Design DataAggregator, start of the top module:
module DataAggregator(
           clk, reset, bit1, bit2, bit3, bit4, read_index_yaxis, read_index_xaxis,
           out_data_yaxis, out_data_xaxis, finished
       );
Size in the first run: about 4200 flip-flops, roughly 53 I/O pins.
==> flow/config.mk <==
export PLATFORM = sky130hd
export DESIGN_NAME = DataAggregator
export DESIGN_NICKNAME = DataAggregator
export VERILOG_FILES = /design/flow/design.v
export SDC_FILE = /design/flow/constraint.sdc
export NUM_CORES = 4
export LEC_CHECK = 0
export ABC_AREA = 1
export CAP_MARGIN = 35
export CORE_MARGIN = 2
export CORE_UTILIZATION = 72
export CTS_CLUSTER_DIAMETER = 396
export CTS_CLUSTER_SIZE = 17
export HOLD_SLACK_MARGIN = 0.29
export PLACE_DENSITY_LB_ADDON = 0.19
export SETUP_SLACK_MARGIN = 0.5
export SLEW_MARGIN = 20
==> flow/constraint.sdc <==
create_clock -name core_clock -period 4.47 [get_ports {clk}]
set_input_delay 0.8940 -clock core_clock [delete_from_list [all_inputs] [get_ports {clk}]]
set_output_delay 0.8940 -clock core_clock [all_outputs]
set_load 0.01 [all_outputs]
run.sh (not shown) runs the stock make flow with config.mk's settings and CLKGATE_MAP_FILE=.
The starting point passed the timing, DRC and antenna checks.
Then changed:
ABC_AREA = default   (was 1)
CAP_MARGIN = 40   (was 35)
CTS_CLUSTER_DIAMETER = default   (was 396)
CTS_CLUSTER_SIZE = 72   (was 17)
HOLD_SLACK_MARGIN = default   (was 0.29)
PLACE_DENSITY_LB_ADDON = 0.29   (was 0.19)
SETUP_SLACK_MARGIN = default   (was 0.5)
The new run completed and failed the layout checks on negative setup slack; design area goes up by about 3%; global-route usage drops by 2.5 points; setup slack got worse by 0.52 ns; cell count decreases by 29%; clock-buffer cell count grows by 174; clock power came out higher by 40%.
Then changed:
ABC_AREA = 1   (was default)
CAP_MARGIN = 35   (was 40)
CTS_CLUSTER_SIZE = 17   (was 72)
PLACE_DENSITY_LB_ADDON = 0.19   (was 0.29)
SETUP_SLACK_MARGIN = 0.56   (was default)
Result: With this change the flow finished with timing, DRC and antenna clean. Worst hold slack degrades by 0.11 ns. Setup slack gets better by 0.58 ns. Sequential cell count stays the same. Utilization rose by 1.5 points. Power rises slightly. Die size went down slightly. Count of clock-buffer cells in the layout fell by 11. Wire length is higher by roughly a tenth.

---

DataAggregator again, from the RTL that the note above started with.
## DataAggregator
module DataAggregator(
           clk, reset, bit1, bit2, bit3, bit4, read_index_yaxis, read_index_xaxis,
           out_data_yaxis, out_data_xaxis, finished
       );
clock: 4.47 ns
lec_check: 0
abc_area: 1
cap_margin: 35
core_margin: 2
core_utilization: 72
cts_cluster_diameter: 396
cts_cluster_size: 17
hold_slack_margin: 0.29
place_density_lb_addon: 0.19
setup_slack_margin: 0.56
slew_margin: 20
The baseline completed with no timing, DRC or antenna violations.
Rerun with:
Settings changed: ABC_AREA 1 to not set, CAP_MARGIN 35 to 40, CELL_PAD_IN_SITES_GLOBAL_PLACEMENT set to 0, CORE_ASPECT_RATIO set to 1.3, CTS_CLUSTER_DIAMETER 396 to not set, CTS_CLUSTER_SIZE 17 to 18, GPL_ROUTABILITY_DRIVEN set to 1, HOLD_SLACK_MARGIN 0.29 to -0.03, PLACE_DENSITY set to 0.79, PLACE_DENSITY_LB_ADDON 0.19 to not set, SETUP_SLACK_MARGIN 0.56 to not set.
This time the run completed and failed the layout checks on setup timing.
Routed wire length went down by roughly a tenth.
Hold slack got worse by 57 ps.
Synthesized area went up slightly.
Die size went up slightly.
Non-clock buffer count went down by 40.
Synthesized cell count went down by well over a third.
Flip-flop count does not change.
Rerun with:
Settings changed: CAP_MARGIN 40 to 20, CELL_PAD_IN_SITES_GLOBAL_PLACEMENT 0 to not set, CORE_ASPECT_RATIO 1.3 to not set, CORE_UTILIZATION 72 to 64, CTS_CLUSTER_SIZE 18 to not set, GPL_ROUTABILITY_DRIVEN 1 to not set, HOLD_SLACK_MARGIN -0.03 to not set, PLACE_DENSITY 0.79 to not set.
Clock period 4.47 ns to 5.45 ns, I/O delays scaled along.
The new run completed, yet does not pass: setup timing.
Non-clock buffer count is lower by 268.
Utilization shrinks by 9.7 points.
Power decreases by 17%.
Wire length is lower by 3.8%.
Sequential cell count is unchanged.
Combinational power went down by 22%.
Rerun with:
Settings changed: CORE_UTILIZATION 64 to 17, PLACE_DENSITY set to 0.6.
Clock period 5.45 ns to 8.06 ns, I/O delays scaled along.
With this change the flow ran to the end with no violations.
Cell area came out higher by a few percent.
Routed wire length rose by a few percent.
Hold slack gets worse by 24 ps.
Clock power falls by a quarter to a third.
Final cell count is higher by well over a third.
Clock-buffer cell count rises by 2.

---

DataAggregator again, from the RTL that the note above started with.
Settings: LEC_CHECK=0, ABC_AREA=1, CAP_MARGIN=20, CELL_PAD_IN_SITES_GLOBAL_PLACEMENT=0, CORE_ASPECT_RATIO=1.16, CORE_MARGIN=2, CORE_UTILIZATION=47, CTS_CLUSTER_DIAMETER=50, CTS_CLUSTER_SIZE=53, GPL_ROUTABILITY_DRIVEN=0, GPL_TIMING_DRIVEN=1, PLACE_DENSITY=0.6, SETUP_SLACK_MARGIN=0.03, SLEW_MARGIN=20; clock period 6.4 ns.
Next try:
ABC_AREA = unset   (was 1)
CELL_PAD_IN_SITES_GLOBAL_PLACEMENT = unset   (was 0)
CORE_ASPECT_RATIO = unset   (was 1.16)
CORE_UTILIZATION = 66   (was 47)
CTS_CLUSTER_DIAMETER = unset   (was 50)
CTS_CLUSTER_SIZE = unset   (was 53)
GPL_ROUTABILITY_DRIVEN = unset   (was 0)
GPL_TIMING_DRIVEN = unset   (was 1)
PLACE_DENSITY = unset   (was 0.6)
SETUP_SLACK_MARGIN = 1.72   (was 0.03)
clock period = 6.47 ns   (was 6.4 ns; I/O delays follow)
After rerunning: The changed run finished with timing, DRC and antenna clean. Wire length goes down by roughly a tenth. Total power goes down by a few percent. Design area goes up by a few percent. Sequential share of layout area goes down by 1.4 points. Utilization goes up by 22 points. Worst setup slack gets better by 480 ps. Via count goes down by a quarter to a third. Clock-buffer cell count goes up by 73. First-iteration DRC count goes down by a little under a tenth. Clock power goes down by a little under a tenth. Register-to-register slack gets better by 310 ps.
Next try:
CORE_UTILIZATION = 45   (was 66)
PLACE_DENSITY = 0.6   (was unset)
SETUP_SLACK_MARGIN = unset   (was 1.72)
clock period = 8.06 ns   (was 6.47 ns; I/O delays follow)
Synthesized area is unchanged.
Setup slack gets better by 250 ps.
Clock skew climbs by 49 ps.
Routed wire length climbs by a few percent.
First-iteration DRC count drops by a quarter to a third.
Core utilization drops by 24 points.
Worst hold slack gets better by 22 ps.
Global-route usage drops by 10 points.
Final area drops slightly.
Final cell count climbs by roughly a tenth.
Count of clock-buffer cells in the layout climbs by 47.
Next try:
CORE_UTILIZATION = 72   (was 45)
PLACE_DENSITY = unset   (was 0.6)
SETUP_SLACK_MARGIN = 1.29   (was unset)
clock period = 5.3 ns   (was 8.06 ns; I/O delays follow)
Final cell count decreases by 11%.
Wire length falls by 7.5%.
Critical path depth went up by 4.
Hold slack is about the same.
Sequential share of layout area went down by 0.13 points.
Clock power came out higher by 44%.
Clock skew fell by 73 ps.
Power is estimated from default activity; no workload was simulated.
